Design multiple_rounds, start of the top module:
module multiple_rounds#(parameter N = 32, parameter M= 20)(
  input clk, input rst,
  input wire [N-1:0] a,
  input wire [N-1:0] b,
  input wire [N-1:0] c,
  input wire [N-1:0] d,
  output wire [N-1:0] a_out,
  output wire [N-1:0] b_out,
  output wire [N-1:0] c_out,
  output wire [N-1:0] d_out,
  output reg ready);
Size: about 11000 cells after synthesis, roughly 260 I/O pins, ~110000 sq um of cells after synthesis.
make LEC_CHECK=0 CAP_MARGIN=20 CORE_MARGIN=2 CORE_UTILIZATION=72 CTS_CLUSTER_SIZE=53 HOLD_SLACK_MARGIN=-0.1 PLACE_DENSITY_LB_ADDON=0.26 SLEW_MARGIN=20 finish   # period 11.4 ns
run.sh (not shown) runs the stock make flow with config.mk's settings and CLKGATE_MAP_FILE=.
The baseline failed in global routing.
Next try:
--- a/flow/config.mk
+++ b/flow/config.mk
@@ -9,6 +9,5 @@
 export CORE_MARGIN = 2
 export CORE_UTILIZATION = 72
-export CTS_CLUSTER_SIZE = 53
-export HOLD_SLACK_MARGIN = -0.1
-export PLACE_DENSITY_LB_ADDON = 0.26
+export PLACE_DENSITY_LB_ADDON = 0.2
+export SETUP_SLACK_MARGIN = 2.2
 export SLEW_MARGIN = 20
==> flow/constraint.sdc (replaced) <==
create_clock -name core_clock -period 14.0 [get_ports {clk}]
set_input_delay 2.8000 -clock core_clock [delete_from_list [all_inputs] [get_ports {clk}]]
set_output_delay 2.8000 -clock core_clock [all_outputs]
set_load 0.01 [all_outputs]
After rerunning:
- The changed run finished with timing, DRC and antenna clean
- area after synthesis does not change
- die size does not change
- synthesized cell count stays the same
Next try:
--- a/flow/config.mk
+++ b/flow/config.mk
@@ -6,8 +6,12 @@
 export NUM_CORES = 4
 export LEC_CHECK = 0
-export CAP_MARGIN = 20
+export CAP_MARGIN = 25
+export CELL_PAD_IN_SITES_DETAIL_PLACEMENT = 0
+export CORE_ASPECT_RATIO = 1.18
 export CORE_MARGIN = 2
-export CORE_UTILIZATION = 72
-export PLACE_DENSITY_LB_ADDON = 0.2
-export SETUP_SLACK_MARGIN = 2.2
+export CORE_UTILIZATION = 58
+export GPL_TIMING_DRIVEN = 1
+export HOLD_SLACK_MARGIN = 0.29
+export MAX_ROUTING_LAYER = met5
+export SETUP_SLACK_MARGIN = 1.94
 export SLEW_MARGIN = 20
==> flow/constraint.sdc (replaced) <==
create_clock -name core_clock -period 12.0 [get_ports {clk}]
set_input_delay 2.4000 -clock core_clock [delete_from_list [all_inputs] [get_ports {clk}]]
set_output_delay 2.4000 -clock core_clock [all_outputs]
set_load 0.01 [all_outputs]
Utilization came out lower by 5.9 points.
Cell count went up by 14%.
Synthesized cell count stays the same.
Next try:
==> flow/config.mk (replaced) <==
export PLATFORM = sky130hd
export DESIGN_NAME = multiple_rounds
export DESIGN_NICKNAME = multiple_rounds
export VERILOG_FILES = /design/flow/design.v
export SDC_FILE = /design/flow/constraint.sdc
export NUM_CORES = 4
export LEC_CHECK = 0
export CAP_MARGIN = 20
export CORE_ASPECT_RATIO = 0.92
export CORE_MARGIN = 2
export CORE_UTILIZATION = 40
export SLEW_MARGIN = 10
==> flow/constraint.sdc (replaced) <==
create_clock -name core_clock -period 18.0 [get_ports {clk}]
set_input_delay 3.6000 -clock core_clock [delete_from_list [all_inputs] [get_ports {clk}]]
set_output_delay 3.6000 -clock core_clock [all_outputs]
set_load 0.01 [all_outputs]
Result: Sequential share of layout area grows by 4.9 points. Setup slack is better by 1.6 ns. Final cell count fell by 4.0%. Utilization is lower by 33 points. Worst hold slack degrades by 0.0060 ns. Routed wire length drops by 7.4%.
Next try:
--- a/flow/config.mk
+++ b/flow/config.mk
@@ -7,6 +7,9 @@
 export LEC_CHECK = 0
 export CAP_MARGIN = 20
-export CORE_ASPECT_RATIO = 0.92
 export CORE_MARGIN = 2
-export CORE_UTILIZATION = 40
-export SLEW_MARGIN = 10
+export CORE_UTILIZATION = 72
+export CTS_CLUSTER_SIZE = 14
+export HOLD_SLACK_MARGIN = 0.3
+export PLACE_DENSITY_LB_ADDON = 0.2
+export SETUP_SLACK_MARGIN = 2.2
+export SLEW_MARGIN = 20
==> flow/constraint.sdc (replaced) <==
create_clock -name core_clock -period 13.2 [get_ports {clk}]
set_input_delay 2.6400 -clock core_clock [delete_from_list [all_inputs] [get_ports {clk}]]
set_output_delay 2.6400 -clock core_clock [all_outputs]
set_load 0.01 [all_outputs]
After rerunning:
- The new run aborted during global routing on GRT-0232
- area after synthesis stays the same
- die size came out lower by 44%
- synthesized cell count is unchanged
Next try:
--- a/flow/config.mk
+++ b/flow/config.mk
@@ -8,8 +8,5 @@
 export CAP_MARGIN = 20
 export CORE_MARGIN = 2
-export CORE_UTILIZATION = 72
-export CTS_CLUSTER_SIZE = 14
-export HOLD_SLACK_MARGIN = 0.3
-export PLACE_DENSITY_LB_ADDON = 0.2
-export SETUP_SLACK_MARGIN = 2.2
+export CORE_UTILIZATION = 45
+export PLACE_DENSITY = 0.6
 export SLEW_MARGIN = 20
==> flow/constraint.sdc (replaced) <==
create_clock -name core_clock -period 15.8 [get_ports {clk}]
set_input_delay 3.1600 -clock core_clock [delete_from_list [all_inputs] [get_ports {clk}]]
set_output_delay 3.1600 -clock core_clock [all_outputs]
set_load 0.01 [all_outputs]
This time the run went through all stages and came out clean.
Die size grows by about 60%.
Synthesized area does not change.
Synthesized cell count stays the same.

* * *

Setup of willow:
multiple_rounds again, from the RTL that the note above started with.
Settings: LEC_CHECK=0, CAP_MARGIN=20, CORE_ASPECT_RATIO=0.5, CORE_MARGIN=2, CORE_UTILIZATION=65, CTS_CLUSTER_DIAMETER=268, CTS_CLUSTER_SIZE=97, PLACE_DENSITY=0.35, SETUP_SLACK_MARGIN=2.58, SLEW_MARGIN=20, TNS_END_PERCENT=15; clock period 8.96 ns.
What ended willow was a tool error in clock tree synthesis; the run never finished.
Changes in juniper relative to willow:
Settings: a deleted PLACE_DENSITY that had been 0.35; a change of CORE_UTILIZATION from 65 to 70; a deleted CTS_CLUSTER_SIZE that had been 97; a deleted TNS_END_PERCENT that had been 15; a deleted CTS_CLUSTER_DIAMETER that had been 268; a deleted SETUP_SLACK_MARGIN that had been 2.58; an added MAX_ROUTING_LAYER of met4; a deleted CORE_ASPECT_RATIO that had been 0.5; a change of the clock period (ns, I/O delays scaled along) from 8.96 to 11.1.
Notes after the runs:
Status for juniper and willow: no clean run. Status(juniper) = ERROR, stage = global routing. Re synthesized chip area reported by yosys: no difference whatsoever between willow and juniper. Between juniper and willow, pre-CTS worst setup slack is lower for willow, juniper comes in above that. Number of flip-flops and latches in the synthesized netlist: juniper vs willow identical. Core box area: lower on juniper. The final HPWL from detailed placement reported for juniper is smaller than that of willow by about 24%. Note that the instance count after placement with tap cells included recorded for willow amounts to 1.2 times the value seen in juniper. juniper vs willow on cell row count: juniper is the higher one. Taking willow as the reference, in juniper initial standard-cell utilization of the core climbed 4.9 points, overall die area has decreased, area fraction in mux cells held steady, synthesized-area fraction occupied by and/or/nand/nor cells saw little to no change.
#### Input delta (sierra over juniper)
Settings: swapping 70 for 45 in CORE_UTILIZATION; clearing MAX_ROUTING_LAYER, which used to be met4; putting PLACE_DENSITY at 0.6 where nothing was set; swapping 11.1 for 18.0 in the clock period (ns, I/O delays scaled along).
## What came out
sierra: done, clean on timing, DRC and antenna. In terms of TritonCTS sink count, sierra and juniper differ only marginally. Changes observed in sierra relative to juniper: weighted congestion reported at the end of routability-driven placement decreased 8.9%; proportion of synthesized flip-flops having asynchronous set or reset was more or less identical.
The following lists how violet was set up differently from sierra:
Settings: a change of CORE_UTILIZATION from 45 to 40; an added CORE_ASPECT_RATIO of 0.92; a change of SLEW_MARGIN from 20 to 25; a deleted PLACE_DENSITY that had been 0.6; an added MAX_ROUTING_LAYER of met4; an added TNS_END_PERCENT of 55; a change of CAP_MARGIN from 20 to 40; an added CELL_PAD_IN_SITES_GLOBAL_PLACEMENT of 2; a change of the clock period (ns, I/O delays scaled along) from 18.0 to 25.7.
In the tables for violet and sierra, final-layout clock buffer total reads lower with sierra.
Wire: violet routes less than sierra
Between sierra and violet, the number of register bits inferred by synthesis does not differ in any meaningful way.
violet vs sierra on layout overhead on the synthesized area: violet is the higher one.
The die boundary width in violet is 1.10 times that in sierra.
Area of the multi-input gates: violet vs sierra, no meaningful difference
violet has overall global routing resource usage below what sierra had.
Changes in quartz relative to violet:
Settings: CORE_UTILIZATION: 40 -> 72; CAP_MARGIN: 40 -> 20; CTS_CLUSTER_SIZE: unset -> 52; CORE_ASPECT_RATIO: 0.92 -> unset; HOLD_SLACK_MARGIN: unset -> -0.1; PLACE_DENSITY_LB_ADDON: unset -> 0.2; SLEW_MARGIN: 25 -> 20; MAX_ROUTING_LAYER: met4 -> unset; TNS_END_PERCENT: 55 -> unset; CELL_PAD_IN_SITES_GLOBAL_PLACEMENT: 2 -> unset; the clock period (ns, I/O delays scaled along): 25.7 -> 11.4.
Results
quartz did not finish: a tool error stopped it during global routing. Reported for violet and quartz, H-tree depth turned out identical to the last digit. quartz — initial core utilization 32 points higher, violet as reference. quartz: placer's final routability congestion estimate is about 18% higher than what violet reported. Taking violet as the reference, in quartz area after detailed placement increased by 7100 µm² relative to the old numbers, area fraction in compound gates stayed essentially flat. The post-CTS resize count of quartz is higher than that of violet. Die area (quartz over violet): decrease, 120000 µm². quartz vs violet on die outline width: quartz is the lower one. Summary of quartz over violet: maximum buffer depth of the clock tree went down, die boundary height moved down.
